`flow/run.sh`:
```
#!/bin/bash
# the make line also repeats each setting of config.mk as NAME=value (left out here)
make -C /OpenROAD-flow-scripts/flow DESIGN_CONFIG=/design/flow/config.mk WORK_HOME=/design/flow/orfs CLKGATE_MAP_FILE= finish
```
`flow/config.mk`:
```
export PLATFORM = sky130hd
export DESIGN_NAME = processor_main
export DESIGN_NICKNAME = processor_main
export VERILOG_FILES = /design/flow/design.v
export SDC_FILE = /design/flow/constraint.sdc
export NUM_CORES = 4
export LEC_CHECK = 0
export ABC_AREA = 1
export CAP_MARGIN = 20
export CELL_PAD_IN_SITES_DETAIL_PLACEMENT = 1
export CORE_ASPECT_RATIO = 0.97
export CORE_MARGIN = 7
export CORE_UTILIZATION = 49
export CTS_CLUSTER_DIAMETER = 133
export CTS_CLUSTER_SIZE = 12
export GPL_ROUTABILITY_DRIVEN = 0
export GPL_TIMING_DRIVEN = 0
export HOLD_SLACK_MARGIN = -0.06
export MAX_ROUTING_LAYER = met5
export MIN_ROUTING_LAYER = met2
export PLACE_DENSITY = 0.57
export SETUP_SLACK_MARGIN = 2.34
export SLEW_MARGIN = 5
export TNS_END_PERCENT = 100
```
`flow/constraint.sdc`:
```
create_clock -name core_clock -period 13.1 [get_ports {clk}]
set_input_delay 2.6200 -clock core_clock [delete_from_list [all_inputs] [get_ports {clk}]]
set_output_delay 2.6200 -clock core_clock [all_outputs]
set_load 0.01 [all_outputs]
```
`flow/design.v`:
```
module cla(
		input  [3:0] A, B,
		input  CIN,
		output COUT,
		output [3:0] SUM,
		output [3:0] BAND,
		output [3:0] BXOR
	);
	wire [3:0] P, G; 
	assign P = A ^ B;
	assign G = A & B;
	wire [3:0] CARRY;
	assign CARRY[0] = G[0] | (P[0] & CIN);																															 
	assign CARRY[1] = G[1] | (P[1] & G[0]) | (P[1] & P[0] & CIN);																							 
	assign CARRY[2] = G[2] | (P[2] & G[1]) | (P[2] & P[1] & G[0]) | (P[2] & P[1] & P[0] & CIN);													 
	assign CARRY[3] = G[3] | (P[3] & G[2]) | (P[3] & P[2] & G[1]) | (P[3] & P[2] & P[1] & G[0]) | (P[3] & P[2] & P[1] & P[0] & CIN);  
	assign COUT  = CARRY[3];
	assign SUM = P ^ {CARRY[2:0], CIN};
	assign BXOR = P;
	assign BAND = G;
endmodule 
module cla_add(
		input  [3:0] A, B,
		input  CIN,
		output COUT,
		output [3:0] SUM
	);
	wire [3:0] P, G; 
	assign P = A ^ B;
	assign G = A & B;
	wire [3:0] CARRY;
	assign CARRY[0] = G[0] | (P[0] & CIN);																															 
	assign CARRY[1] = G[1] | (P[1] & G[0]) | (P[1] & P[0] & CIN);																							 
	assign CARRY[2] = G[2] | (P[2] & G[1]) | (P[2] & P[1] & G[0]) | (P[2] & P[1] & P[0] & CIN);													 
	assign CARRY[3] = G[3] | (P[3] & G[2]) | (P[3] & P[2] & G[1]) | (P[3] & P[2] & P[1] & G[0]) | (P[3] & P[2] & P[1] & P[0] & CIN);  
	assign COUT  = CARRY[3];
	assign SUM = P ^ {CARRY[2:0], CIN};
endmodule 
module cla32(
		input [31:0] A, B,
		input CIN,
		output OF,
		output [31:0] SUM, BAND, BXOR
	);
	wire [7:0] COUT;
	cla cla0(.A(A[3:0]  ), .B(B[3:0]), .CIN(CIN),     .COUT(COUT[0]), 
			   .SUM(SUM[3:0]  ), .BAND(BAND[3:0]  ), .BXOR(BXOR[3:0]  ));
	cla cla1(.A(A[7:4]  ), .B(B[7:4]), .CIN(COUT[0]), .COUT(COUT[1]), 
	         .SUM(SUM[7:4]  ), .BAND(BAND[7:4]  ), .BXOR(BXOR[7:4]  ));		
	cla cla2(.A(A[11:8] ), .B(B[11:8]), .CIN(COUT[1]), .COUT(COUT[2]), 
				.SUM(SUM[11:8] ), .BAND(BAND[11:8] ), .BXOR(BXOR[11:8] ));
	cla cla3(.A(A[15:12]), .B(B[15:12]), .CIN(COUT[2]), .COUT(COUT[3]), 
				.SUM(SUM[15:12]), .BAND(BAND[15:12]), .BXOR(BXOR[15:12]));
	cla cla4(.A(A[19:16]), .B(B[19:16]), .CIN(COUT[3]), .COUT(COUT[4]), 
				.SUM(SUM[19:16]), .BAND(BAND[19:16]), .BXOR(BXOR[19:16]));
	cla cla5(.A(A[23:20]), .B(B[23:20]), .CIN(COUT[4]), .COUT(COUT[5]), 
				.SUM(SUM[23:20]), .BAND(BAND[23:20]), .BXOR(BXOR[23:20]));
	cla cla6(.A(A[27:24]), .B(B[27:24]), .CIN(COUT[5]), .COUT(COUT[6]), 
				.SUM(SUM[27:24]), .BAND(BAND[27:24]), .BXOR(BXOR[27:24]));
	cla cla7(.A(A[31:28]), .B(B[31:28]), .CIN(COUT[6]), .COUT(COUT[7]), 
				.SUM(SUM[31:28]), .BAND(BAND[31:28]), .BXOR(BXOR[31:28]));
	assign OF = COUT[7];
endmodule 
module add(
		input [31:0] A, B,
		input CIN,
		output OF,
		output [31:0] SUM
	);
	wire [7:0] COUT;
	cla_add cla0(.A(A[3:0]  ), .B(B[3:0]), .CIN(CIN),     .COUT(COUT[0]), 
			   .SUM(SUM[3:0]  ));
	cla_add cla1(.A(A[7:4]  ), .B(B[7:4]), .CIN(COUT[0]), .COUT(COUT[1]), 
	         .SUM(SUM[7:4]  ));		
	cla_add cla2(.A(A[11:8] ), .B(B[11:8]), .CIN(COUT[1]), .COUT(COUT[2]), 
				.SUM(SUM[11:8] ));
	cla_add cla3(.A(A[15:12]), .B(B[15:12]), .CIN(COUT[2]), .COUT(COUT[3]), 
				.SUM(SUM[15:12]));
	cla_add cla4(.A(A[19:16]), .B(B[19:16]), .CIN(COUT[3]), .COUT(COUT[4]), 
				.SUM(SUM[19:16]));
	cla_add cla5(.A(A[23:20]), .B(B[23:20]), .CIN(COUT[4]), .COUT(COUT[5]), 
				.SUM(SUM[23:20]));
	cla_add cla6(.A(A[27:24]), .B(B[27:24]), .CIN(COUT[5]), .COUT(COUT[6]), 
				.SUM(SUM[27:24]));
	cla_add cla7(.A(A[31:28]), .B(B[31:28]), .CIN(COUT[6]), .COUT(COUT[7]), 
				.SUM(SUM[31:28]));
	assign OF = COUT[7];
endmodule 
`timescale 1ns / 1ps
module alu(
		input  [31:0] A, B,
		input  [3:0]  CTRL,
		input  [3:0]  BRANCHCONDITION,
		output reg [31:0] OUT,
		output reg BRANCHFLAG
	);
	reg  [31:0] A_ALU, B_ALU;
	wire [31:0] SUM, BAND, BXOR;
	reg   CIN;
	cla32 cla32_0(.A(A_ALU),  .B(B_ALU^{32{CIN}}),  .CIN(CIN),  .OF(),  .SUM(SUM),  .BAND(BAND),  .BXOR(BXOR));
	parameter ADD = 4'b0000,  SUB = 4'b0001,  SLL = 4'b0010, 
				 SRL = 4'b0011,  SRA = 4'b0100,  AND = 4'b0101,
				 OR  = 4'b0110,  XOR = 4'b0111,  SLT = 4'b1000, 
				 SLTU = 4'b1001;
	parameter BEQ = 4'b1000, BNE = 4'b1001, BLT = 4'b1100,
				 BGE = 4'b1101, BLTU= 4'b1110, BGEU= 4'b1111,
				 JMP = 4'b1010; 
	always@(*) begin
		case (CTRL)
			ADD: 
				begin 
					CIN <= 1'b0;  
					A_ALU <= A;     
					B_ALU <= B;     
					OUT <= SUM;     
				end
			SUB: 
				begin 
					CIN <= 1'b1;  
					A_ALU <= A;     
					B_ALU <= B;     
					OUT <= SUM;	    
				end
			AND: 
				begin 
					CIN <= 1'b0;  
					A_ALU <= A;     
					B_ALU <= B;	   
					OUT <= BAND;    
				end	
			OR:  
				begin 
					CIN <= 1'b0;  
					A_ALU <= A;     
					B_ALU <= B;     
					OUT <= A|B;     
				end
			XOR: 
				begin 
					CIN <= 1'b0;  
					A_ALU <= A;     
					B_ALU <= B;     
					OUT <= BXOR;    
				end
			SLL: 
				begin 
					CIN <= 1'b0;  
					A_ALU <= A; 
					B_ALU <= B;	
					OUT <= A << B;  
				end
			SRL: 
				begin 
					CIN <= 1'b0;  
					A_ALU <= A; 
					B_ALU <= B; 
					OUT <= A >> B;  
				end
			SRA: 
				begin 
					CIN <= 1'b0;  
					A_ALU <= A; 
					B_ALU <= B; 
					OUT <= $signed(A) >>> B; 
				end
			SLT: 
				begin 
					CIN <= 1'b1;  
					A_ALU <= A;     
					B_ALU <= B;     
					OUT <= {31'b0, SUM[31]}; 
				end
			SLTU:
				begin 
					CIN <= 1'b0;  
					A_ALU <= A; 
					B_ALU <= B; 
					OUT <= (A < B) ? 32'b1 : 32'b0; 
				end
			default:	
				begin	
					A_ALU <= A; 
					B_ALU <= B; 
					CIN	<= 1'b0; 
					OUT <= SUM;
				end
		endcase
		case(BRANCHCONDITION)
			BEQ:
				BRANCHFLAG <= ~|{SUM};
			BNE:
				BRANCHFLAG <= |{SUM};
			BLT:
				BRANCHFLAG <= OUT[0];
			BGE:
				BRANCHFLAG <= ~OUT[0];
			BLTU:
				BRANCHFLAG <= OUT[0];
			BGEU:
				BRANCHFLAG <= ~OUT[0];
			JMP:
				BRANCHFLAG <= 1'b1;
			default:
				BRANCHFLAG <= 1'b0;
		endcase
	end
endmodule 
module alu_ctrl(
		input [1:0] ALUOp,
		input [2:0] FUNC3,
		input FUNC7, IMMFLAG,
		output reg [3:0] ALUCTRL,
		output reg [3:0] BRANCHCONDITION
	);
	parameter ADD = 4'b0000,  SUB = 4'b0001,  SLL = 4'b0010, 
				 SRL = 4'b0011,  SRA = 4'b0100,  AND = 4'b0101,
				 OR  = 4'b0110,  XOR = 4'b0111,  SLT = 4'b1000, 
				 SLTU = 4'b1001;
	always@(*) begin
		if (ALUOp == 2'b10) begin	 
			case (FUNC3)
				3'b000:
					begin
						if (FUNC7 && ~IMMFLAG)
							ALUCTRL <= SUB;
						else
							ALUCTRL <= ADD;
					end
				3'b001:
					ALUCTRL <= SLL;
				3'b010:
					ALUCTRL <= SLT;
				3'b011:
					ALUCTRL <= SLTU;
				3'b100:
					ALUCTRL <= XOR;
				3'b101:
					begin
						if (~FUNC7) 
							ALUCTRL <= SRL;
						else 
							ALUCTRL <= SRA;
					end
				3'b110:
					ALUCTRL <= OR;
				3'b111:
					ALUCTRL <= AND;
				default:
					ALUCTRL <= ADD;
			endcase		
		end else if (ALUOp == 2'b00) begin
			ALUCTRL <= ADD;
		end else if (ALUOp == 2'b01) begin
			case(FUNC3[2:1])
				2'b00:
					ALUCTRL <= SUB;
				2'b10:
					ALUCTRL <= SLT;
				2'b11:
					ALUCTRL <= SLTU;
				default:
					ALUCTRL <= ADD;
			endcase
		end else begin
			ALUCTRL <= ADD;
		end
		if (ALUOp == 2'b01) begin
			BRANCHCONDITION <= {1'b1,FUNC3};
		end else if (ALUOp == 2'b11) begin
			BRANCHCONDITION <= 4'b1010;
		end else begin
			BRANCHCONDITION <= 4'b0000;
		end
	end	
endmodule 
`timescale 1ns / 1ps
module Control_Unit(
    input [31:0] instruction,   
	 input clk,
	 output reg MEMWRITE, ALUSRC, REGWRITE, IMMTOREG, STALLSIG,
	 output reg [1:0] ALUOP, BRANCH, REGWRITESEL
);
    always @(*) begin
        case (instruction[6:0])
            7'b0110011:  
					begin
						ALUSRC       <= 1'b0;
						IMMTOREG     <= 1'b0;
						STALLSIG		 <= 1'b0;
						REGWRITE     <= 1'b1;
						MEMWRITE     <= 1'b0;
						ALUOP        <= 2'b10;
						BRANCH       <= 2'b01;
						REGWRITESEL  <= 2'b00;
					end
            7'b0010011: 
					begin
						ALUSRC       <= 1'b1;
						IMMTOREG     <= 1'b0;
						STALLSIG		 <= 1'b0;
						REGWRITE     <= 1'b1;
						MEMWRITE     <= 1'b0;
						ALUOP        <= 2'b10;
						BRANCH       <= 2'b01;
						REGWRITESEL  <= 2'b00;
					end
            7'b0000011: 
					begin
						ALUSRC       <= 1'b1;
						IMMTOREG     <= 1'b1;
						STALLSIG		 <= 1'b1;
						REGWRITE     <= 1'b1;
						MEMWRITE     <= 1'b0;
						ALUOP        <= 2'b00;
						BRANCH       <= 2'b01;
						REGWRITESEL  <= 2'b01;
					end
            7'b1100111: 
					begin
						ALUSRC       <= 1'b1;
						IMMTOREG     <= 1'b0;
						STALLSIG		 <= 1'b0;
						REGWRITE     <= 1'b1;
						MEMWRITE     <= 1'b0;
						ALUOP        <= 2'b11;
						BRANCH       <= 2'b10;
						REGWRITESEL  <= 2'b10;
					end
            7'b0100011: 
					begin
						ALUSRC       <= 1'b1;
						IMMTOREG     <= 1'b0;
						STALLSIG		 <= 1'b0;
						REGWRITE     <= 1'b0;
						MEMWRITE     <= 1'b1;
						ALUOP        <= 2'b00;
						BRANCH       <= 2'b01;
						REGWRITESEL  <= 2'b00;
					end
            7'b1100011: 
					begin
						ALUSRC       <= 1'b0;
						IMMTOREG     <= 1'b0;
						STALLSIG		 <= 1'b0;
						REGWRITE     <= 1'b0;
						MEMWRITE     <= 1'b0;
						ALUOP        <= 2'b01;
						BRANCH       <= 2'b11;
						REGWRITESEL  <= 2'b00;
					end
            7'b0110111: 
					begin
						ALUSRC       <= 1'b1;
						IMMTOREG     <= 1'b1;
						STALLSIG		 <= 1'b0;
						REGWRITE     <= 1'b1;
						MEMWRITE     <= 1'b0;
						ALUOP        <= 2'b00;		 
						BRANCH       <= 2'b01;
						REGWRITESEL  <= 2'b00;		 
					end
            7'b0010111: 
					begin
						ALUSRC       <= 1'b1;
						IMMTOREG     <= 1'b0;
						STALLSIG		 <= 1'b0;
						REGWRITE     <= 1'b1;
						MEMWRITE     <= 1'b0;
						ALUOP        <= 2'b00;
						BRANCH       <= 2'b01;
						REGWRITESEL  <= 2'b11;
					end
            7'b1101111: 
					begin
						ALUSRC       <= 1'b1;
						IMMTOREG     <= 1'b0;
						STALLSIG		 <= 1'b0;
						REGWRITE     <= 1'b1;
						MEMWRITE     <= 1'b0;
						ALUOP        <= 2'b11;
						BRANCH       <= 2'b11;
						REGWRITESEL  <= 2'b10;
					end
            default: 
					begin
						ALUSRC       <= 1'b1;
						IMMTOREG     <= 1'b0;
						STALLSIG		 <= 1'b0;
						REGWRITE     <= 1'b0;
						MEMWRITE     <= 1'b0;
						ALUOP        <= 2'b00;
						BRANCH       <= 2'b01;
						REGWRITESEL  <= 2'b00;
					end
        endcase
    end
endmodule 
`timescale 1ns / 1ps
module datafwd(
		input [4:0] rs1, rs2, exerd, memrd, 
		input ctrl_alusrc, clk, E_REGWRITE, M_REGWRITE, E_MEMWRITE, M_MEMWRITE,
		output reg [1:0] rs1sel, rs2sel, ddatasel
	);
	always@(posedge clk) begin
		if ((rs1 == exerd) & (E_REGWRITE | E_MEMWRITE) & (rs1 != 5'b0))
			rs1sel <= 2'b01;
		else if ((rs1 == memrd) & (M_REGWRITE | M_MEMWRITE) & (rs1 != 5'b0))
			rs1sel <= 2'b10;
		else
			rs1sel <= 2'b00;
		if (ctrl_alusrc)
			rs2sel <= 2'b11;
		else if ((rs2 == exerd) & (E_REGWRITE | E_MEMWRITE) & (rs2 != 5'b0))
			rs2sel <= 2'b01;
		else if ((rs2 == memrd) & (M_REGWRITE | M_MEMWRITE) & (rs2 != 5'b0))
			rs2sel <= 2'b10;
		else
			rs2sel <= 2'b00;
		if ((rs2 == exerd) & (E_REGWRITE | E_MEMWRITE) & (rs2 != 5'b0))
			ddatasel <= 2'b01;
		else if ((rs2 == memrd) & (M_REGWRITE | M_MEMWRITE) & (rs2 != 5'b0))
			ddatasel <= 2'b10;
		else
			ddatasel <= 2'b00;
	end
endmodule 
`timescale 1ns / 1ps
module immediate_gen(
		input  [31:0] INSTRUCTION,
		output reg [31:0] IMMEDIATE_OUT
	);
	always@(*) begin
		case(INSTRUCTION[6:0])				
			7'b0110111:							 
				begin
					IMMEDIATE_OUT[31:12] <= INSTRUCTION[31:12];
					IMMEDIATE_OUT[11:0]  <= 12'b0;
				end
			7'b0010111:							 
				begin
					IMMEDIATE_OUT[31:11] <= {INSTRUCTION[31], INSTRUCTION[31:12]};
					IMMEDIATE_OUT[10:0]  <= 11'b0;
				end
			7'b1101111:							 
				begin
					IMMEDIATE_OUT[31:19] <= {13{INSTRUCTION[31]}};
					IMMEDIATE_OUT[18:11] <= INSTRUCTION[19:12];
					IMMEDIATE_OUT[10]    <= INSTRUCTION[20];
					IMMEDIATE_OUT[9:0]  <= INSTRUCTION[30:21];
				end
			7'b1100111:							 
				begin
					IMMEDIATE_OUT[31:12] <= {20{INSTRUCTION[31]}};
					IMMEDIATE_OUT[11:0]  <= INSTRUCTION[31:20];
				end
			7'b0010011:							 
				begin
					if ((INSTRUCTION[14:12] == 3'b001)|(INSTRUCTION[14:12] == 3'b101)) begin
						IMMEDIATE_OUT[31:5]  <= 27'b0;
						IMMEDIATE_OUT[4:0]   <= INSTRUCTION[24:20];
					end else begin
						IMMEDIATE_OUT[31:12] <= {20{INSTRUCTION[31]}};
						IMMEDIATE_OUT[11:0]  <= INSTRUCTION[31:20];
					end						
				end
			7'b0100011:		 
				begin
					IMMEDIATE_OUT[31:12] <= {20{INSTRUCTION[31]}};
					IMMEDIATE_OUT[11:5]  <= INSTRUCTION[31:25];
					IMMEDIATE_OUT[4:0]   <= INSTRUCTION[11:7];
				end
			7'b0000011:		 
				begin
					IMMEDIATE_OUT[31:12] <= {20{INSTRUCTION[31]}};
					IMMEDIATE_OUT[11:0]  <= INSTRUCTION[31:20];
				end
			7'b1100011:		 
				begin
					IMMEDIATE_OUT[31:12] <= {20{INSTRUCTION[31]}};
					IMMEDIATE_OUT[11]    <= INSTRUCTION[31];
					IMMEDIATE_OUT[10]    <= INSTRUCTION[7];
					IMMEDIATE_OUT[9:4]  <= INSTRUCTION[30:25];
					IMMEDIATE_OUT[3:0]   <= INSTRUCTION[11:8];
				end
			default:
				IMMEDIATE_OUT[31:0] <= 32'b0;
		endcase
	end
endmodule 
`timescale 1ns / 1ps
module Register_File(
    input [4:0] Read_reg01,  
    input [4:0] Read_reg02,  
    input [4:0] Write_reg,    
    input [31:0] Write_data,  
    output reg [31:0] Read_data01,
    output reg [31:0] Read_data02,
    input write_signal ,
    input clk
   );
    reg [31:0] registers [31:0]; 
    always @(*) begin
        Read_data01    = registers[Read_reg01];
        Read_data02    = registers[Read_reg02];
    end
    always @(negedge clk) begin
		registers[0] <= 32'b0;
        if (write_signal) begin
				if (Write_reg != 5'b0) 
					registers[Write_reg] <= Write_data;
        end
    end  
endmodule
`timescale 1ns / 1ps
module processor_main(
		input  clk, reset_n,                       
		input  [31:0] dmem_datain, 
		input  [31:0] imem_data,                   
		output [31:0] dmem_addr, dmem_dataout, PC,
		output dmem_rw, io_rw
   );
	reg [31:0] PFD_PC, PDE_PC, PEM_PC, PMW_PC, PFD_INST, PDE_IMM, PDE_RS1, PDE_RS2, PEM_RS2, PEM_PCADDIMM, PMW_PCADDIMM, PEM_ALUOUT, 
				  PEM_CALOUT, PMW_CALOUT, PMW_DOUT;				  
	reg [2:0] PDE_F3;
	reg PDE_F7, PDE_CTRL_MEMWRITE, PEM_CTRL_MEMWRITE, PDE_CTRL_REGWRITE, PEM_CTRL_REGWRITE, PMW_CTRL_REGWRITE, PDE_CTRL_ALUSRC, 
		 PDE_CRTL_IMMTOREG, PEM_BRANCHFLAG, PFD_TAKENFLAG, PDE_TAKENFLAG, PEM_TAKENFLAG;
	reg [1:0] PDE_CTRL_ALUOP, PDE_CTRL_BRANCH, PDE_CTRL_REGWRITESEL, PEM_CTRL_BRANCH, PEM_CTRL_REGWRITESEL, PMW_CTRL_REGWRITESEL;
	reg [4:0] PDE_RDA, PEM_RDA, PMW_RDA;
	wire STALL, PFD_FLUSH, PDE_FLUSH, TAKENFLAG;
	assign PC = PFD_PC;
	wire ALU_BRANCHFLAG, ALU_BRANCHFLAG_int;	
	assign ALU_BRANCHFLAG = (PEM_PC == 32'b0) ? 1'b0 : ALU_BRANCHFLAG_int;
   wire [31:0] next_instruction, PCADD4;     
   wire [31:0] inst;                 
	wire [31:0] data_rs1;
	wire [31:0] data_rs2, ALU_OUT, PCADDIMM;
	wire [31:0] REALBRANCH;
	assign REALBRANCH = ({(PDE_CTRL_BRANCH[1] & ALU_BRANCHFLAG), PDE_CTRL_BRANCH[0]} == 2'b00) ? PDE_PC :
							  ({(PDE_CTRL_BRANCH[1] & ALU_BRANCHFLAG), PDE_CTRL_BRANCH[0]} == 2'b01) ? PDE_PC :
							  ({(PDE_CTRL_BRANCH[1] & ALU_BRANCHFLAG), PDE_CTRL_BRANCH[0]} == 2'b10) ? ALU_OUT : PCADDIMM;
	add pcadd4(.A(PFD_PC), .B(32'd4), .CIN(1'b0), .OF(), .SUM(PCADD4));
	wire [31:0] NEXTPREDICTED;
	assign NEXTPREDICTED = PCADD4;	 
	assign TAKENFLAG = 1'b0;  
	assign next_instruction = (ALU_BRANCHFLAG ^ PDE_TAKENFLAG) ? REALBRANCH : NEXTPREDICTED;
	assign PFD_FLUSH = ALU_BRANCHFLAG ^ PDE_TAKENFLAG;
	assign PDE_FLUSH = ALU_BRANCHFLAG ^ PDE_TAKENFLAG;
   assign inst = imem_data;
	wire CTRL_MEMWRITE, CTRL_ALUSRC, CTRL_REGWRITE, CRTL_IMMTOREG;
	wire [1:0] CTRL_ALUOP, CTRL_BRANCH, CTRL_REGWRITESEL;
	Control_Unit cu(
		.instruction(PFD_INST),
		.clk(clk),
		.MEMWRITE(CTRL_MEMWRITE), 
		.ALUSRC(CTRL_ALUSRC), 
		.REGWRITE(CTRL_REGWRITE), 
		.IMMTOREG(CRTL_IMMTOREG),
		.STALLSIG(),
		.ALUOP(CTRL_ALUOP), 
		.BRANCH(CTRL_BRANCH), 
		.REGWRITESEL(CTRL_REGWRITESEL)
	);
	wire [31:0] REGWRITE_DATA;
	Register_File register(
		.Read_reg01(PFD_INST[19:15]),
		.Read_reg02(PFD_INST[24:20]),
		.Write_reg(PMW_RDA),
		.Write_data(REGWRITE_DATA),
		.Read_data01(data_rs1),
		.Read_data02(data_rs2),
		.write_signal(PMW_CTRL_REGWRITE),
		.clk(clk)
	);
	wire [31:0] IMM_EXT;  
	immediate_gen immgen(
		.INSTRUCTION(PFD_INST),
		.IMMEDIATE_OUT(IMM_EXT)		
	); 
	wire [3:0] ALU_OPCMD;
	wire [3:0] ALU_BRANCHCMD;
	wire [1:0] rs1sel, rs2sel, ddatasel;
	alu_ctrl aluctrl(
		.ALUOp(PDE_CTRL_ALUOP),
		.FUNC3(PDE_F3),
		.FUNC7(PDE_F7),
		.IMMFLAG(&{rs2sel}),  
		.ALUCTRL(ALU_OPCMD),
		.BRANCHCONDITION(ALU_BRANCHCMD)
	);
	datafwd fwd(
		.rs1(PFD_INST[19:15]), 
		.rs2(PFD_INST[24:20]), 
		.exerd(PDE_RDA), 
		.memrd(PEM_RDA), 
		.ctrl_alusrc(CTRL_ALUSRC),  
		.clk(clk),
		.E_REGWRITE(PDE_CTRL_REGWRITE), 
		.M_REGWRITE(PEM_CTRL_REGWRITE),
		.E_MEMWRITE(PDE_CTRL_MEMWRITE),
		.M_MEMWRITE(PEM_CTRL_MEMWRITE),
		.rs1sel(rs1sel), 
		.rs2sel(rs2sel),
		.ddatasel(ddatasel)
	);	
	wire [31:0] B_RS2_IMM;
	reg [31:0] ALU_A, ALU_B, E_RS2;
	always@(*) begin
		case (rs1sel)
			2'b00:
				ALU_A <= PDE_RS1;
			2'b01:
				ALU_A <= PEM_CALOUT;
			2'b10:
				ALU_A <= REGWRITE_DATA;
			2'b11:
				ALU_A <= PDE_RS1;
			default:
				ALU_A <= PDE_RS1;
		endcase
		case (rs2sel)
			2'b00:
				ALU_B <= PDE_RS2;
			2'b01:
				ALU_B <= PEM_CALOUT;
			2'b10:
				ALU_B <= REGWRITE_DATA;
			2'b11:
				ALU_B <= PDE_IMM;
			default:
				ALU_B <= PDE_RS2;
		endcase
		case (ddatasel)
			2'b00:
				E_RS2 <= PDE_RS2;
			2'b01:
				E_RS2 <= PEM_CALOUT;
			2'b10:
				E_RS2 <= REGWRITE_DATA;
			2'b11:
				E_RS2 <= PDE_RS2;
			default:
				E_RS2 <= PDE_RS2;
		endcase
	end
	alu alu(
		.A(ALU_A), 
		.B(ALU_B),
		.CTRL(ALU_OPCMD),
		.BRANCHCONDITION(ALU_BRANCHCMD),
		.OUT(ALU_OUT),
		.BRANCHFLAG(ALU_BRANCHFLAG_int)
	);
	wire [31:0] PCADDIMM_int;	
	add pcaddimm0(.A(PDE_PC), .B(PDE_IMM << 1), .CIN(1'b0), .OF(), .SUM(PCADDIMM_int));
	add pcaddimm1(.A(PCADDIMM_int), .B(~(32'd4)), .CIN(1'b1), .OF(), .SUM(PCADDIMM));
	wire [31:0] CAL_OUT;
	assign CAL_OUT = (PDE_CRTL_IMMTOREG == 1'b0) ? ALU_OUT : PDE_IMM;
	wire [31:0] DMEM_OUT;
	wire IOSEL;
	assign dmem_addr    = PEM_ALUOUT;
	assign dmem_dataout = PEM_RS2;
	assign DMEM_OUT     = dmem_datain;
	assign IOSEL = &{PEM_ALUOUT[31:2]};
	assign dmem_rw      = PEM_CTRL_MEMWRITE & ~IOSEL;
	assign io_rw        = PEM_CTRL_MEMWRITE & IOSEL;
	assign STALL = 1'b0;    
	assign REGWRITE_DATA = (PMW_CTRL_REGWRITESEL == 2'b00) ? PMW_CALOUT :
								  (PMW_CTRL_REGWRITESEL == 2'b01) ? PMW_DOUT : 
								  (PMW_CTRL_REGWRITESEL == 2'b10) ? PMW_PC : PMW_PCADDIMM;
	reg NEGEDGESTALL;
	always@(posedge clk or negedge reset_n) begin	
		if (~reset_n) begin
			PFD_PC   <= 32'b0;
			PFD_INST <= 32'b0;
			PFD_TAKENFLAG <= 1'b0;	
		end else	if (~STALL) begin
			if (PFD_FLUSH) begin
				PFD_PC   <= next_instruction;
				PFD_INST <= 32'b0;
				PFD_TAKENFLAG <= 1'b0;	
			end else begin
				PFD_PC   <= next_instruction;
				PFD_INST <= inst;
				PFD_TAKENFLAG <= TAKENFLAG;
			end
		end
	end
	always@(posedge clk or negedge reset_n) begin
		if (~reset_n) begin
			PDE_PC   <= 32'b0;
			PDE_F7   <= 1'b0;
			PDE_F3   <= 3'b0;
			PDE_IMM  <= 32'b0;
			PDE_RDA  <= 5'b0;
			PDE_RS1  <= 32'b0;
			PDE_RS2  <= 32'b0;
			PDE_TAKENFLAG		<= 1'b0;
			PDE_CTRL_REGWRITE <= 1'b0; 
			PDE_CTRL_MEMWRITE <= 1'b0; 
			PDE_CRTL_IMMTOREG <= 1'b0;			 
			PDE_CTRL_ALUOP    <= 1'b0;
			PDE_CTRL_BRANCH   <= 2'b01;
			PDE_CTRL_REGWRITESEL <= 2'b0;
		end else if (~STALL) begin
			if (PDE_FLUSH) begin
				PDE_PC   <= 32'b0;
				PDE_F7   <= 1'b0;
				PDE_F3   <= 3'b0;
				PDE_IMM  <= 32'b0;
				PDE_RDA  <= 5'b0;
				PDE_RS1  <= 32'b0;
				PDE_RS2  <= 32'b0;				
				PDE_TAKENFLAG		<= 1'b0;
				PDE_CTRL_REGWRITE <= 1'b0; 
				PDE_CTRL_MEMWRITE <= 1'b0; 
				PDE_CRTL_IMMTOREG <= 1'b0;			 
				PDE_CTRL_ALUOP    <= 1'b0;
				PDE_CTRL_BRANCH   <= 2'b01;
				PDE_CTRL_REGWRITESEL <= 2'b0;
			end else begin
				PDE_PC  <= PFD_PC;
				PDE_F7  <= PFD_INST[30];
				PDE_F3  <= PFD_INST[14:12];
				PDE_IMM <= IMM_EXT;
				PDE_RDA <= PFD_INST[11:7];
				PDE_RS1 <= data_rs1;
				PDE_RS2 <= data_rs2;
				PDE_TAKENFLAG <= PFD_TAKENFLAG;
				PDE_CTRL_REGWRITE <= CTRL_REGWRITE; 
				PDE_CTRL_MEMWRITE <= CTRL_MEMWRITE; 
				PDE_CRTL_IMMTOREG <= CRTL_IMMTOREG;			 
				PDE_CTRL_ALUOP    <= CTRL_ALUOP;				 
				PDE_CTRL_BRANCH   <= CTRL_BRANCH;	
				PDE_CTRL_REGWRITESEL <= CTRL_REGWRITESEL;
			end
		end
	end
	always@(posedge clk or negedge reset_n) begin
		if (~reset_n) begin
			PEM_PC      <= 32'b0;
			PEM_PCADDIMM <= 32'b0;
			PEM_RDA		<= 5'b0;
			PEM_ALUOUT  <= 32'b0;
			PEM_BRANCHFLAG <= 1'b0;
			PEM_RS2		<= 32'b0;
			PEM_CALOUT	<= 32'b0;
			PEM_TAKENFLAG <= 1'b0;
			PEM_CTRL_REGWRITE <= 1'b0;
			PEM_CTRL_MEMWRITE <= 1'b0;
			PEM_CTRL_BRANCH	<= 2'b01;
			PEM_CTRL_REGWRITESEL <= 2'b0;
		end else if (~STALL) begin
			PEM_PC      <= PDE_PC;
			PEM_PCADDIMM <= PCADDIMM;
			PEM_RDA		<= PDE_RDA;
			PEM_ALUOUT  <= ALU_OUT;
			PEM_BRANCHFLAG <= ALU_BRANCHFLAG;
			PEM_RS2		<= E_RS2;
			PEM_CALOUT	<= CAL_OUT;
			PEM_TAKENFLAG <= PDE_TAKENFLAG;
			PEM_CTRL_REGWRITE <= PDE_CTRL_REGWRITE;
			PEM_CTRL_MEMWRITE <= PDE_CTRL_MEMWRITE;
			PEM_CTRL_BRANCH	<= PDE_CTRL_BRANCH;
			PEM_CTRL_REGWRITESEL <= PDE_CTRL_REGWRITESEL;
		end
	end
	always@(posedge clk or negedge reset_n) begin
		if (~reset_n) begin
			PMW_PC       <= 32'b0;
			PMW_PCADDIMM <= 32'b0;
			PMW_RDA      <= 5'b0;
			PMW_CALOUT   <= 32'b0;
			PMW_DOUT     <= 32'b0;
			PMW_CTRL_REGWRITE <= 1'b0;
			PMW_CTRL_REGWRITESEL <= 2'b0;
		end else if (~STALL) begin
			PMW_PC       <= PEM_PC;
			PMW_PCADDIMM <= PEM_PCADDIMM;
			PMW_RDA      <= PEM_RDA;
			PMW_CALOUT   <= PEM_CALOUT;
			PMW_DOUT     <= DMEM_OUT;
			PMW_CTRL_REGWRITE <= PEM_CTRL_REGWRITE;
			PMW_CTRL_REGWRITESEL <= PEM_CTRL_REGWRITESEL;
		end		
	end								  
endmodule 
```
==> results of run 1 <==
metal layers:
metal  GRT overflow  global-route usage (%)
met1              -                       -
met2           1015                   93.10
met3           3179                   102.0
met4            553                   82.57
met5            387                   87.59
timing repair:
item | 4_1_cts
endpoints found under the setup margin | 212
resized | 12
pin swaps | 0
cloned | 0
hold buffers | 0
stage by stage:
step                      setup TNS [ps]  hold slack (ps)  worst slack [ps]  util, %
after floorplan                        0            331.2              3181        -
after global placement          -6556950            331.6            -12810    52.15
after detailed placement               0            336.3              1475    53.81
after CTS                              0            345.7              2414    58.81
==> flow_metrics.py, run 1 <==
# Metrics from the implementation run
metrics = {
    "die": {
        "fp.dieW_um": 423.2,
        "chipHeight_um": 411.0,
        "chipArea_um2": 173900,
        "ios": 164,
        "num_rows": 145,
        "initial_core_util_pct": 49.41,
        "core_um2": 161100,
    },
    "yosys": {
        "ys_top_cells_by_count": "2119 x nand2_1, 1271 x a21oi_1, 992 x edfxtp_1, 621 x inv_1, 617 x o21ai_0",
        "edf_count": 992,
        "top_cell_area_share_pct": 37.42,
        "ys_area_um2": 79600,
        "ys_sh_mux_pct": 0,
        "xor_area_share_pct": 1.045,
        "synthTopCellsByArea": "edfxtp_1 37%, dfrtp_1 16%, nand2_1 10%, a21oi_1 8.0%, o21ai_0 3.9%",
        "ff_type": "edfxtp_1",
        "simple_gate_area_share_pct": 15.24,
        "ys_top_logic_family": "AND-OR/OR-AND gates",
        "ys.flops": 1545,
        "yosysUniqueCellTypes": 67,
        "synthAdderAreaFrac_pct": 2.625,
        "postSynthSeqShare_pct": 54.57,
        "async_flop_share_pct": 33.33,
        "ys_cells": 8765,
        "ys_sh_aoi_pct": 20.33,
        "syn_area_um2": 79600,
        "yosysTopAreaCell": "edfxtp_1",
        "yosysMostFrequentCell": "nand2_1",
        "syn_avg_cell_area_um2": 9.081,
        "synth_warnings": 7,
        "netlist_instances": 8765,
    },
    "status": {
        "outcome": "aborted with a tool error",
        "lastStage": "global routing",
        "error_line": "[ERROR GRT-0116] Global routing finished with congestion. Check the congestion regions in the DRC Viewer.",
    },
    "clock_network": {
        "clkSinkCount": 1545,
        "cts_max_level": 4,
        "cts_made_buffers": 147,
        "ctsLongestPathBuffers": 3,
        "cts_setup_buffers": 0,
        "root_buffer": "clkbuf_16",
    },
    "placement": {
        "dp.cells": 11224,
        "portBuffers": 163,
        "dp_hpwl_um": 354300,
        "place_area_um2": 86690,
    },
    "global_route": {
        "grtUsageTotal_pct": 93.54,
        "grt-ovfl-total": 5134,
    },
}
==> run 2: changes to the inputs <==
- ABC_AREA: 1 -> not set
- CELL_PAD_IN_SITES_DETAIL_PLACEMENT: 1 -> not set
- CORE_ASPECT_RATIO: 0.97 -> 1.16
- CORE_MARGIN: 7 -> 2
- CORE_UTILIZATION: 49 -> 66
- CTS_CLUSTER_DIAMETER: 133 -> not set
- CTS_CLUSTER_SIZE: 12 -> 48
- GPL_ROUTABILITY_DRIVEN: 0 -> not set
- GPL_TIMING_DRIVEN: 0 -> not set
- HOLD_SLACK_MARGIN: -0.06 -> 0.29
- MAX_ROUTING_LAYER: met5 -> not set
- MIN_ROUTING_LAYER: met2 -> not set
- PLACE_DENSITY: 0.57 -> not set
- PLACE_DENSITY_LB_ADDON: not set -> 0.05
- SETUP_SLACK_MARGIN: 2.34 -> 1.62
- SLEW_MARGIN: 5 -> 20
- TNS_END_PERCENT: 100 -> 95
- clock period: 13.1 -> 5.67 ns (I/O delays scaled with it)
==> run 2 against run 1 <==
The flow again stops in global routing. Die size shrank 31%. Synthesized cell count is 42% lower. Area after synthesis is 2.1% lower.
==> flow_metrics.py, run 2 <==
# Metrics from the implementation run
metrics = {
    "yosys": {
        "simple_gate_area_share_pct": 6.136,
        "synthAdderAreaFrac_pct": 2.683,
        "edf_count": 992,
        "ff_type": "edfxtp_1",
        "ys_top_logic_family": "multiplexers",
        "ys_sh_aoi_pct": 7.613,
        "ys.flops": 1545,
        "ys_sh_mux_pct": 23.83,
        "netlist_instances": 5120,
        "syn_avg_cell_area_um2": 15.21,
        "ys_top_cells_by_count": "992 x edfxtp_1, 661 x mux4_2, 513 x dfrtp_1, 292 x nand2_1, 249 x nor2_1",
        "ys_cells": 5120,
        "top_cell_area_share_pct": 38.24,
        "ys_area_um2": 77890,
        "yosysTopAreaCell": "edfxtp_1",
        "async_flop_share_pct": 33.33,
        "synth_warnings": 7,
        "postSynthSeqShare_pct": 55.77,
        "xor_area_share_pct": 1.462,
        "yosysMostFrequentCell": "edfxtp_1",
        "syn_area_um2": 77890,
        "yosysUniqueCellTypes": 103,
        "synthTopCellsByArea": "edfxtp_1 38%, mux4_2 19%, dfrtp_1 16%, mux2i_1 2.7%, ha_1 2.3%",
    },
    "die": {
        "initial_core_util_pct": 66.64,
        "fp.dieW_um": 323.0,
        "chipHeight_um": 374.0,
        "ios": 164,
        "num_rows": 135,
        "core_um2": 116900,
        "chipArea_um2": 120800,
    },
    "global_route": {
        "grtUsageTotal_pct": 84.31,
        "grt-ovfl-total": 164,
    },
    "clock_network": {
        "ctsLongestPathBuffers": 3,
        "cts_made_buffers": 154,
        "postCtsHoldBufs": 0,
        "root_buffer": "clkbuf_16",
        "clkSinkCount": 1545,
        "cts_max_level": 4,
    },
    "status": {
        "lastStage": "global routing",
        "outcome": "aborted with a tool error",
        "error_line": "[ERROR GRT-0232] Routing congestion too high. Check the congestion heatmap in the GUI.",
    },
    "placement": {
        "dp_hpwl_um": 221900,
        "gp_congestion": 1.161,
        "pre_cts_slack_ps": -1667,
        "portBuffers": 163,
    },
}
-- run 2: timing repair --
action	4_1_cts
endpoints found under the setup margin	2277
pin swaps	72
gates resized	180
cloned	4
buffers inserted	47
-- run 2: stage by stage --
step,setup TNS (ps),hold WS [ps],instance area (µm²),std cells,util [%]
3_3_place_gp,-271190,333.4,87780,7357,75.10
2_1_floorplan,-252370,331.2,78710,5151,-
4_1_cts,-309280,327.3,98500,8712,84.27
3_5_place_dp,-334450,335.7,87780,7357,75.10
-- run 2: metal layers --
metal	overflow	GRT usage, %
met5	2	51.15
met4	71	82.97
met3	7	75.84
met2	75	94.07
met1	9	84.81
==> run 3: changes to the inputs <==
- ABC_AREA: not set -> 1
- CORE_ASPECT_RATIO: 1.16 -> not set
- CORE_UTILIZATION: 66 -> 72
- CTS_CLUSTER_DIAMETER: not set -> 370
- CTS_CLUSTER_SIZE: 48 -> 98
- HOLD_SLACK_MARGIN: 0.29 -> not set
- PLACE_DENSITY_LB_ADDON: 0.05 -> not set
- SETUP_SLACK_MARGIN: 1.62 -> -0.45
- TNS_END_PERCENT: 95 -> 40
- clock period: 5.67 -> 4.65 ns (I/O delays scaled with it)
==> run 3 against run 2 <==
The flow again stops in global routing. Die size down 6.3%. Synthesized cell count up 71%. Area after synthesis up 2.2%.
==> flow_metrics.py, run 3 <==
# Metrics from the implementation run
metrics = {
    "clock_network": {
        "cts_made_buffers": 19,
        "clkSinkCount": 1545,
        "cts_max_level": 1,
        "postCtsHoldBufs": 0,
        "root_buffer": "clkbuf_16",
        "ctsLongestPathBuffers": 3,
    },
    "yosys": {
        "netlist_instances": 8765,
        "xor_area_share_pct": 1.045,
        "edf_count": 992,
        "ys_cells": 8765,
        "synth_warnings": 7,
        "simple_gate_area_share_pct": 15.24,
        "syn_avg_cell_area_um2": 9.081,
        "ys_area_um2": 79600,
        "yosysUniqueCellTypes": 67,
        "top_cell_area_share_pct": 37.42,
        "ff_type": "edfxtp_1",
        "postSynthSeqShare_pct": 54.57,
        "ys_sh_aoi_pct": 20.33,
        "synthAdderAreaFrac_pct": 2.625,
        "ys_top_cells_by_count": "2119 x nand2_1, 1271 x a21oi_1, 992 x edfxtp_1, 621 x inv_1, 617 x o21ai_0",
        "syn_area_um2": 79600,
        "synthTopCellsByArea": "edfxtp_1 37%, dfrtp_1 16%, nand2_1 10%, a21oi_1 8.0%, o21ai_0 3.9%",
        "ys_sh_mux_pct": 0,
        "ys.flops": 1545,
        "ys_top_logic_family": "AND-OR/OR-AND gates",
        "yosysTopAreaCell": "edfxtp_1",
        "yosysMostFrequentCell": "nand2_1",
        "async_flop_share_pct": 33.33,
    },
    "die": {
        "num_rows": 121,
        "chipHeight_um": 336.5,
        "fp.dieW_um": 336.5,
        "ios": 164,
        "initial_core_util_pct": 72.82,
        "chipArea_um2": 113200,
        "core_um2": 109300,
    },
    "status": {
        "error_line": "[ERROR GRT-0116] Global routing finished with congestion. Check the congestion regions in the DRC Viewer.",
        "lastStage": "global routing",
        "outcome": "aborted with a tool error",
    },
    "global_route": {
        "grtUsageTotal_pct": 79.69,
        "grt-ovfl-total": 103,
    },
    "placement": {
        "gp_congestion": 1.165,
        "dp_hpwl_um": 212200,
        "portBuffers": 163,
    },
}
run 3: metrics by stage:
step	instance area [µm²]	cells	worst slack [ps]	total power [µW]	utilization, %
global placement	89230	10754	-2061	57470	81.64
detailed placement	89230	10754	-2155	58690	81.64
floorplan	79960	8796	-1851	40490	-
CTS	94510	11840	-1864	68980	86.46
run 3: routing by layer:
layer,track usage (%),overflow
met4,77.89,50
met1,80.32,0
met5,40.34,3
met2,92.70,37
met3,68.14,13
run 3: timing repair:
action / 4_1_cts
setup endpoints to repair: 262
pin swaps: 43
gates cloned: 6
gates resized: 126
buffers inserted: 23
==> run 4: changes to the inputs <==
- ABC_AREA: 1 -> not set
- CORE_ASPECT_RATIO: not set -> 1.16
- CORE_UTILIZATION: 72 -> 66
- CTS_CLUSTER_DIAMETER: 370 -> not set
- CTS_CLUSTER_SIZE: 98 -> 58
- SETUP_SLACK_MARGIN: -0.45 -> not set
- TNS_END_PERCENT: 40 -> 95
- clock period: 4.65 -> 6.86 ns (I/O delays scaled with it)
==> run 4 against run 3 <==
The flow again stops in global routing. Die size increased by 6.7%. Synthesized cell count decreased by 42%. Area after synthesis decreased by 2.1%.
==> flow_metrics.py, run 4 <==
# Metrics from the implementation run
metrics = {
    "yosys": {
        "ys_cells": 5120,
        "async_flop_share_pct": 33.33,
        "top_cell_area_share_pct": 38.24,
        "synthTopCellsByArea": "edfxtp_1 38%, mux4_2 19%, dfrtp_1 16%, mux2i_1 2.7%, ha_1 2.3%",
        "netlist_instances": 5120,
        "ys_top_logic_family": "multiplexers",
        "ys.flops": 1545,
        "ys_sh_aoi_pct": 7.613,
        "ys_sh_mux_pct": 23.83,
        "simple_gate_area_share_pct": 6.136,
        "synthAdderAreaFrac_pct": 2.683,
        "yosysMostFrequentCell": "edfxtp_1",
        "postSynthSeqShare_pct": 55.77,
        "ff_type": "edfxtp_1",
        "yosysUniqueCellTypes": 103,
        "edf_count": 992,
        "ys_area_um2": 77890,
        "syn_area_um2": 77890,
        "yosysTopAreaCell": "edfxtp_1",
        "ys_top_cells_by_count": "992 x edfxtp_1, 661 x mux4_2, 513 x dfrtp_1, 292 x nand2_1, 249 x nor2_1",
        "synth_warnings": 7,
        "xor_area_share_pct": 1.462,
        "syn_avg_cell_area_um2": 15.21,
    },
    "placement": {
        "portBuffers": 163,
        "gp_congestion": 1.103,
        "dp_hpwl_um": 229800,
    },
    "global_route": {
        "grt-ovfl-total": 118,
        "grtUsageTotal_pct": 82.23,
    },
    "clock_network": {
        "cts_made_buffers": 153,
        "root_buffer": "clkbuf_16",
        "postCtsHoldBufs": 0,
        "ctsLongestPathBuffers": 3,
        "clkSinkCount": 1545,
        "cts_max_level": 4,
    },
    "die": {
        "core_um2": 116900,
        "num_rows": 135,
        "fp.dieW_um": 323.0,
        "chipArea_um2": 120800,
        "initial_core_util_pct": 66.64,
        "ios": 164,
        "chipHeight_um": 374.0,
    },
    "status": {
        "outcome": "aborted with a tool error",
        "lastStage": "global routing",
        "error_line": "[ERROR GRT-0116] Global routing finished with congestion. Check the congestion regions in the DRC Viewer.",
    },
}
-- run 4: what timing repair did --
| action | CTS |
|---|---|
| setup endpoints to repair | 212 |
| gates resized | 172 |
| buffers inserted | 47 |
| pin swaps | 50 |
| gates cloned | 9 |
-- run 4: metal layers --
| metal | global-route usage [%] | overflow |
|---|---|---|
| met5 | 51.11 | 2 |
| met4 | 79.65 | 39 |
| met3 | 73.97 | 18 |
| met2 | 92.17 | 40 |
| met1 | 82.78 | 19 |
-- run 4: stage by stage --
step / instances / util, % / total power (µW) / area [µm²] / setup slack, ps
after floorplan: 5151 / - / 14200 / 78280 / -111.2
after global placement: 6959 / 72.14 / 16360 / 84320 / -164.2
after detailed placement: 6959 / 72.14 / 16540 / 84320 / -501.0
after CTS: 8314 / 81.08 / 28420 / 94770 / -376.2
==> run 5: changes to the inputs <==
- CORE_MARGIN: 2 -> 7
- CORE_UTILIZATION: 66 -> 22
- CTS_CLUSTER_SIZE: 58 -> 12
- MAX_ROUTING_LAYER: not set -> met4
- MIN_ROUTING_LAYER: not set -> met2
- PLACE_DENSITY: not set -> 0.57
- SETUP_SLACK_MARGIN: not set -> 2.34
- SLEW_MARGIN: 20 -> 0
- clock period: 6.86 -> 12.9 ns (I/O delays scaled with it)
==> run 5 against run 4 <==
Now fails the layout checks on max-slew violations. Die size rose to 3.1 times the previous value. Synthesized cell count is the same. Area after synthesis stayed put.
==> flow_metrics.py, run 5 <==
# Physical implementation metrics
metrics = {
    "status": {
        "outcome": "finished with violations",
        "violatedChecks": "max-slew violations",
    },
    "timing": {
        "clock_skew_ps": 133.9,
        "rsz0062_at_grt": "false",
        "finalSetupTns_ps": 0,
        "setup_viol": 0,
        "hold_viol_final": 0,
        "period_minus_slack_ps": 10230,
        "tightest_slew_ps": 1501,
        "slew_headroom_pct": -0.09118,
        "finalMaxSlewViolations": 4,
        "finalCritPeriodShare_pct": 79.31,
        "fin_ws_ps": 2669,
        "fmax_ghz": 0.09774,
    },
    "die": {
        "chipArea_um2": 370900,
        "initial_core_util_pct": 22.08,
        "core_um2": 352800,
        "chipHeight_um": 654.9,
        "num_rows": 235,
        "fp.dieW_um": 566.5,
        "ios": 164,
    },
    "yosys": {
        "postSynthSeqShare_pct": 55.77,
        "yosysUniqueCellTypes": 103,
        "ff_type": "edfxtp_1",
        "yosysTopAreaCell": "edfxtp_1",
        "async_flop_share_pct": 33.33,
        "ys_sh_aoi_pct": 7.613,
        "synthTopCellsByArea": "edfxtp_1 38%, mux4_2 19%, dfrtp_1 16%, mux2i_1 2.7%, ha_1 2.3%",
        "syn_area_um2": 77890,
        "simple_gate_area_share_pct": 6.136,
        "ys_area_um2": 77890,
        "ys_sh_mux_pct": 23.83,
        "ys_top_cells_by_count": "992 x edfxtp_1, 661 x mux4_2, 513 x dfrtp_1, 292 x nand2_1, 249 x nor2_1",
        "ys_cells": 5120,
        "syn_avg_cell_area_um2": 15.21,
        "yosysMostFrequentCell": "edfxtp_1",
        "synth_warnings": 7,
        "xor_area_share_pct": 1.462,
        "ys_top_logic_family": "multiplexers",
        "synthAdderAreaFrac_pct": 2.683,
        "netlist_instances": 5120,
        "ys.flops": 1545,
        "edf_count": 992,
        "top_cell_area_share_pct": 38.24,
    },
    "worst_hold_path": {
        "worstHoldStart": "PEM_PCADDIMM[1]",
        "hold_path_end": "PMW_PCADDIMM[1]",
        "worst_hold_path_type": "flip-flop to flip-flop",
        "holdPathStages": 0,
    },
    "power": {
        "pwr-share-comb_pct": 17.1,
        "p_int_uw": 10150,
        "leakage_uw": 0.03795,
        "p_clk_share_pct": 43.8,
        "power.group.top": "the clock network",
        "swShare_pct": 33.94,
        "p_comb_uw": 2630,
        "p_per_area_nw_per_um2": 158.4,
        "powerClk_uw": 6730,
        "vdd_drop_max_mv": 0.1023,
        "p_seq_uw": 6000,
        "pwr-share-seq_pct": 39.1,
        "switchingPower_uw": 5212,
    },
    "clock_network": {
        "clkTransAtPathRegs_ps": 60,
        "insertion_delay_ps": 930,
        "cts_max_level": 4,
        "cts_made_buffers": 183,
        "root_buffer": "clkbuf_16",
        "postCtsHoldBufs": 0,
        "clkSinkCount": 1545,
        "cts_setup_buffers": 0,
        "ctsLongestPathBuffers": 4,
        "cts_tree": "done",
    },
    "setup_path": {
        "path_delay_family": "simple AND/OR/NAND/NOR gates",
        "r2r-start": "PDE_F3[2]",
        "start_kind": "flip-flop",
        "crit_required_ps": 13560,
        "rr_worst_depth": 29,
        "cp.arrival_ps": 10890,
        "crit_end": "PDE_RS1[6]",
        "slowest_delay_ps": 700,
        "r2r-end": "PDE_RS1[6]",
        "crit_start": "PDE_F3[2]",
        "cp_num_buf_inv": 5,
        "crit_type": "flip-flop to flip-flop",
        "reg2reg_slack_ps": 2670,
        "cp-end-kind": "flip-flop",
        "crit_cells": 29,
        "crit_fanout": 55,
        "crit_path_top_delay_cell": "o21ai_1",
    },
    "flow_run": {
        "warning_count": 1071,
        "drv_cap": 0,
    },
    "placement": {
        "portBuffers": 163,
        "pre_cts_slack_ps": 2352,
        "place_area_um2": 86450,
        "dp_hpwl_um": 260100,
        "gp_congestion": 1.081,
        "dp.cells": 9824,
    },
    "layout": {
        "stdcell_count": 11291,
        "utilization_pct": 27.48,
        "layout.nets": 6652,
        "ff_latch_area_um2": 43480,
        "design_area_um2": 96950,
        "fillers": 36044,
        "area_growth_pct": 24.47,
        "mi_logic_area_um2": 33230,
    },
    "global_route": {
        "grtUsageTotal_pct": 31.34,
        "grt_pass1_wl_um": 510800,
        "grt_pass1_vias": 83772,
        "grt_max_degree": 136,
        "grt-ovfl-total": 0,
        "antenna_found_initial": 4,
    },
    "detailed_routing": {
        "drc": 0,
        "ant_nets": 0,
        "drt-pass1-iter-count": 11,
        "drt-total-wl_um": 384100,
        "vias": 75047,
        "viasPerCell": 6.647,
        "drtIter0Drc": 18499,
        "wl_per_cell_um": 34.01,
    },
}
## run 5: layout make-up
cell class | instances | area share (%)
Inverter | 97 | 0.3756
Clock inverter | 1131 | 5.258
Tap cell | 4621 | 5.964
Clock buffer | 215 | 5.062
Timing Repair Buffer | 429 | 3.939
Sequential cell | 1545 | 44.85
Multi-Input combinational cell | 3148 | 34.28
Antenna cell | 105 | 0.2710
## run 5: metrics by stage
step	power (µW)	hold WS, ps
after floorplan	7536	331.2
after global placement	8947	334.9
after detailed placement	8955	334.7
after CTS	15200	299.9
after global routing	15940	315.8
final	15360	297.5
## run 5: timing repair
| action | in CTS | in global routing |
|---|---|---|
| pin swaps | 0 | 0 |
| resized | 1 | 4 |
| hold endpoints to repair | 0 | 0 |
| gates cloned | 0 | 1 |
| endpoints found under the setup margin | 15 | 158 |
## run 5: routing by layer
metal  GRT usage (%)  up-vias  wire, µm
met4           11.61        0     48130
met5               -        -         0
met2           36.13    23881    186700
li1                -    23145         -
met1               -    24781         0
met3           37.41     3240    149200
==> run 6: changes to the inputs <==
- CORE_MARGIN: 7 -> 2
- CORE_UTILIZATION: 22 -> 70
- CTS_CLUSTER_DIAMETER: not set -> 215
- CTS_CLUSTER_SIZE: 12 -> 35
- MAX_ROUTING_LAYER: met4 -> not set
- MIN_ROUTING_LAYER: met2 -> not set
- SETUP_SLACK_MARGIN: 2.34 -> not set
- SLEW_MARGIN: 0 -> 20
- clock period: 12.9 -> 5.67 ns (I/O delays scaled with it)
==> run 6 against run 5 <==
The run now fails in global routing. Synthesized cell count did not move. Area after synthesis is the same. Die size decreased by 69%.
==> flow_metrics.py, run 6 <==
# Metrics from the implementation run
metrics = {
    "yosys": {
        "ys_top_logic_family": "multiplexers",
        "netlist_instances": 5120,
        "ys_top_cells_by_count": "992 x edfxtp_1, 661 x mux4_2, 513 x dfrtp_1, 292 x nand2_1, 249 x nor2_1",
        "yosysTopAreaCell": "edfxtp_1",
        "top_cell_area_share_pct": 38.24,
        "ys_area_um2": 77890,
        "ys_sh_aoi_pct": 7.613,
        "simple_gate_area_share_pct": 6.136,
        "yosysMostFrequentCell": "edfxtp_1",
        "async_flop_share_pct": 33.33,
        "ff_type": "edfxtp_1",
        "ys.flops": 1545,
        "ys_cells": 5120,
        "xor_area_share_pct": 1.462,
        "syn_area_um2": 77890,
        "synthTopCellsByArea": "edfxtp_1 38%, mux4_2 19%, dfrtp_1 16%, mux2i_1 2.7%, ha_1 2.3%",
        "synthAdderAreaFrac_pct": 2.683,
        "postSynthSeqShare_pct": 55.77,
        "synth_warnings": 7,
        "edf_count": 992,
        "syn_avg_cell_area_um2": 15.21,
        "ys_sh_mux_pct": 23.83,
        "yosysUniqueCellTypes": 103,
    },
    "clock_network": {
        "cts_made_buffers": 50,
        "ctsLongestPathBuffers": 3,
        "root_buffer": "clkbuf_16",
        "cts_max_level": 2,
        "clkSinkCount": 1545,
    },
    "die": {
        "chipArea_um2": 114000,
        "ios": 164,
        "core_um2": 110100,
        "fp.dieW_um": 313.7,
        "num_rows": 131,
        "initial_core_util_pct": 70.72,
        "chipHeight_um": 363.3,
    },
    "global_route": {
        "grt-ovfl-total": 244,
        "grtUsageTotal_pct": 82.37,
    },
    "status": {
        "lastStage": "global routing",
        "outcome": "aborted with a tool error",
        "error_line": "[ERROR GRT-0116] Global routing finished with congestion. Check the congestion regions in the DRC Viewer.",
    },
    "placement": {
        "gp_congestion": 1.185,
        "portBuffers": 163,
        "dp.cells": 7159,
        "place_area_um2": 86910,
        "dp_hpwl_um": 226100,
    },
}
[run 6: per-layer routing]
| layer | global-route usage (%) | GRT overflow |
|---|---|---|
| met1 | 82.10 | 5 |
| met2 | 94.40 | 110 |
| met3 | 72.87 | 17 |
| met4 | 80.18 | 106 |
| met5 | 47.94 | 6 |
[run 6: metrics by stage]
| step | util [%] | worst slack (ps) |
|---|---|---|
| 2_1_floorplan | - | -1314 |
| 3_3_place_gp | 78.90 | -1399 |
| 3_5_place_dp | 78.90 | -1881 |
| 4_1_cts | 85.11 | -1490 |
[run 6: what timing repair did]
item                       4_1_cts
hold buffers                     0
gates cloned                    14
pin swaps                       41
buffers inserted                41
resized                        193
setup endpoints to repair      252
==> run 7: changes to the inputs <==
- CAP_MARGIN: 20 -> 25
- CORE_ASPECT_RATIO: 1.16 -> 1.34
- CORE_UTILIZATION: 70 -> 34
- CTS_CLUSTER_DIAMETER: 215 -> not set
- CTS_CLUSTER_SIZE: 35 -> not set
- HOLD_SLACK_MARGIN: not set -> -0.06
- MAX_ROUTING_LAYER: not set -> met4
- PLACE_DENSITY: 0.57 -> not set
- SETUP_SLACK_MARGIN: not set -> -0.58
- SLEW_MARGIN: 20 -> 40
- TNS_END_PERCENT: 95 -> 45
- clock period: 5.67 -> 11.0 ns (I/O delays scaled with it)
==> run 7 against run 6 <==
Now clean on timing, DRC and antenna. Synthesized cell count is the same. Die size increased by 100%. Area after synthesis did not move.
==> flow_metrics.py, run 7 <==
# Physical implementation metrics
metrics = {
    "status": {
        "outcome": "finished clean",
    },
    "setup_path": {
        "crit_start": "PDE_F3[2]",
        "crit_end": "PDE_RS2[10]",
        "cp_num_buf_inv": 7,
        "crit_required_ps": 11650,
        "crit_fanout": 60,
        "path_delay_family": "simple AND/OR/NAND/NOR gates",
        "crit_type": "flip-flop to flip-flop",
        "r2r-end": "PDE_RS2[10]",
        "crit_cells": 30,
        "rr_worst_depth": 30,
        "r2r-start": "PDE_F3[2]",
        "reg2reg_slack_ps": 1160,
        "cp-end-kind": "flip-flop",
        "slowest_delay_ps": 770,
        "start_kind": "flip-flop",
        "cp.arrival_ps": 10490,
        "crit_path_top_delay_cell": "a2111oi_1",
    },
    "timing": {
        "finalMaxSlewViolations": 0,
        "period_minus_slack_ps": 9842,
        "finalCritPeriodShare_pct": 89.47,
        "tightest_slew_ps": 977.2,
        "slew_headroom_pct": 34.35,
        "finalSetupTns_ps": 0,
        "rsz0062_at_grt": "false",
        "clock_skew_ps": 89.01,
        "setup_viol": 0,
        "fmax_ghz": 0.1016,
        "hold_viol_final": 0,
        "fin_ws_ps": 1158,
    },
    "detailed_routing": {
        "drtIter0Drc": 5725,
        "drt-pass1-iter-count": 8,
        "vias": 55799,
        "drc": 0,
        "wl_per_cell_um": 34.51,
        "drt-total-wl_um": 327700,
        "viasPerCell": 5.876,
        "ant_nets": 0,
    },
    "yosys": {
        "top_cell_area_share_pct": 38.24,
        "synthTopCellsByArea": "edfxtp_1 38%, mux4_2 19%, dfrtp_1 16%, mux2i_1 2.7%, ha_1 2.3%",
        "netlist_instances": 5120,
        "ys_sh_aoi_pct": 7.613,
        "yosysTopAreaCell": "edfxtp_1",
        "yosysUniqueCellTypes": 103,
        "syn_avg_cell_area_um2": 15.21,
        "ff_type": "edfxtp_1",
        "ys_top_cells_by_count": "992 x edfxtp_1, 661 x mux4_2, 513 x dfrtp_1, 292 x nand2_1, 249 x nor2_1",
        "synthAdderAreaFrac_pct": 2.683,
        "ys_top_logic_family": "multiplexers",
        "ys_sh_mux_pct": 23.83,
        "async_flop_share_pct": 33.33,
        "yosysMostFrequentCell": "edfxtp_1",
        "xor_area_share_pct": 1.462,
        "postSynthSeqShare_pct": 55.77,
        "ys.flops": 1545,
        "ys_area_um2": 77890,
        "edf_count": 992,
        "synth_warnings": 7,
        "syn_area_um2": 77890,
        "simple_gate_area_share_pct": 6.136,
        "ys_cells": 5120,
    },
    "worst_hold_path": {
        "holdPathStages": 0,
        "worst_hold_path_type": "flip-flop to flip-flop",
        "hold_path_end": "PMW_PCADDIMM[5]",
        "worstHoldStart": "PEM_PCADDIMM[5]",
    },
    "flow_run": {
        "warning_count": 1069,
        "drv_cap": 0,
    },
    "die": {
        "core_um2": 228100,
        "chipHeight_um": 558.1,
        "num_rows": 203,
        "fp.dieW_um": 417.5,
        "initial_core_util_pct": 34.15,
        "chipArea_um2": 233000,
        "ios": 164,
    },
    "clock_network": {
        "cts_made_buffers": 165,
        "insertion_delay_ps": 870,
        "cts-resized-gates": 0,
        "clkSinkCount": 1545,
        "cts_max_level": 4,
        "root_buffer": "clkbuf_16",
        "clkTransAtPathRegs_ps": 70,
        "ctsLongestPathBuffers": 4,
        "postCtsHoldBufs": 0,
        "cts_tree": "done",
        "cts_setup_buffers": 0,
    },
    "power": {
        "p_per_area_nw_per_um2": 179.9,
        "leakage_uw": 0.03751,
        "pwr-share-comb_pct": 16.9,
        "vdd_drop_max_mv": 0.1205,
        "switchingPower_uw": 5567,
        "powerClk_uw": 7060,
        "p_int_uw": 11350,
        "swShare_pct": 32.92,
        "p_clk_share_pct": 41.7,
        "power.group.top": "the clock network",
        "p_seq_uw": 7000,
        "pwr-share-seq_pct": 41.4,
        "p_comb_uw": 2850,
    },
    "global_route": {
        "grt_pass1_wl_um": 450600,
        "grt_max_degree": 136,
        "grt-ovfl-total": 0,
        "antenna_found_initial": 31,
        "grtUsageTotal_pct": 28.74,
        "grt_pass1_vias": 58371,
    },
    "layout": {
        "layout.nets": 6600,
        "fillers": 21030,
        "utilization_pct": 41.22,
        "design_area_um2": 94020,
        "stdcell_count": 9496,
        "area_growth_pct": 20.70,
    },
    "placement": {
        "gp_congestion": 1.087,
        "place_area_um2": 84610,
        "dp.cells": 8152,
        "dp_hpwl_um": 229500,
        "pre_cts_slack_ps": 1484,
        "portBuffers": 163,
    },
}
-- run 7: metrics by stage --
stage | hold WS (ps) | total power [µW]
finish | 346.5 | 16910
global route | 351.2 | 17670
CTS | 346.7 | 17000
detailed placement | 337.3 | 10390
global placement | 333.6 | 10340
floorplan | 331.2 | 8838
-- run 7: final cells by class --
class | count | area, µm² | share of cell area (%)
diodes | 27 | 67.56 | 0.07187
clock buffers | 179 | 4223 | 4.492
clock inverters | 1133 | 4920 | 5.233
inverters | 97 | 364.1 | 0.3873
multi-input cells | 3147 | 33330 | 35.46
flip-flops and latches | 1545 | 43480 | 46.25
well taps | 2972 | 3719 | 3.955
repair buffers | 396 | 3906 | 4.155
-- run 7: routing by layer --
| metal | up-vias | wire [µm] | global-route usage (%) |
|---|---|---|---|
| met5 | - | 0 | - |
| met4 | 0 | 30070 | 22.80 |
| met3 | 879 | 19970 | 5.282 |
| met2 | 2784 | 164300 | 47.78 |
| met1 | 29050 | 113400 | 30.06 |
| li1 | 23086 | - | - |
Power figures rest on the tool's default switching activity, not on a simulated workload.
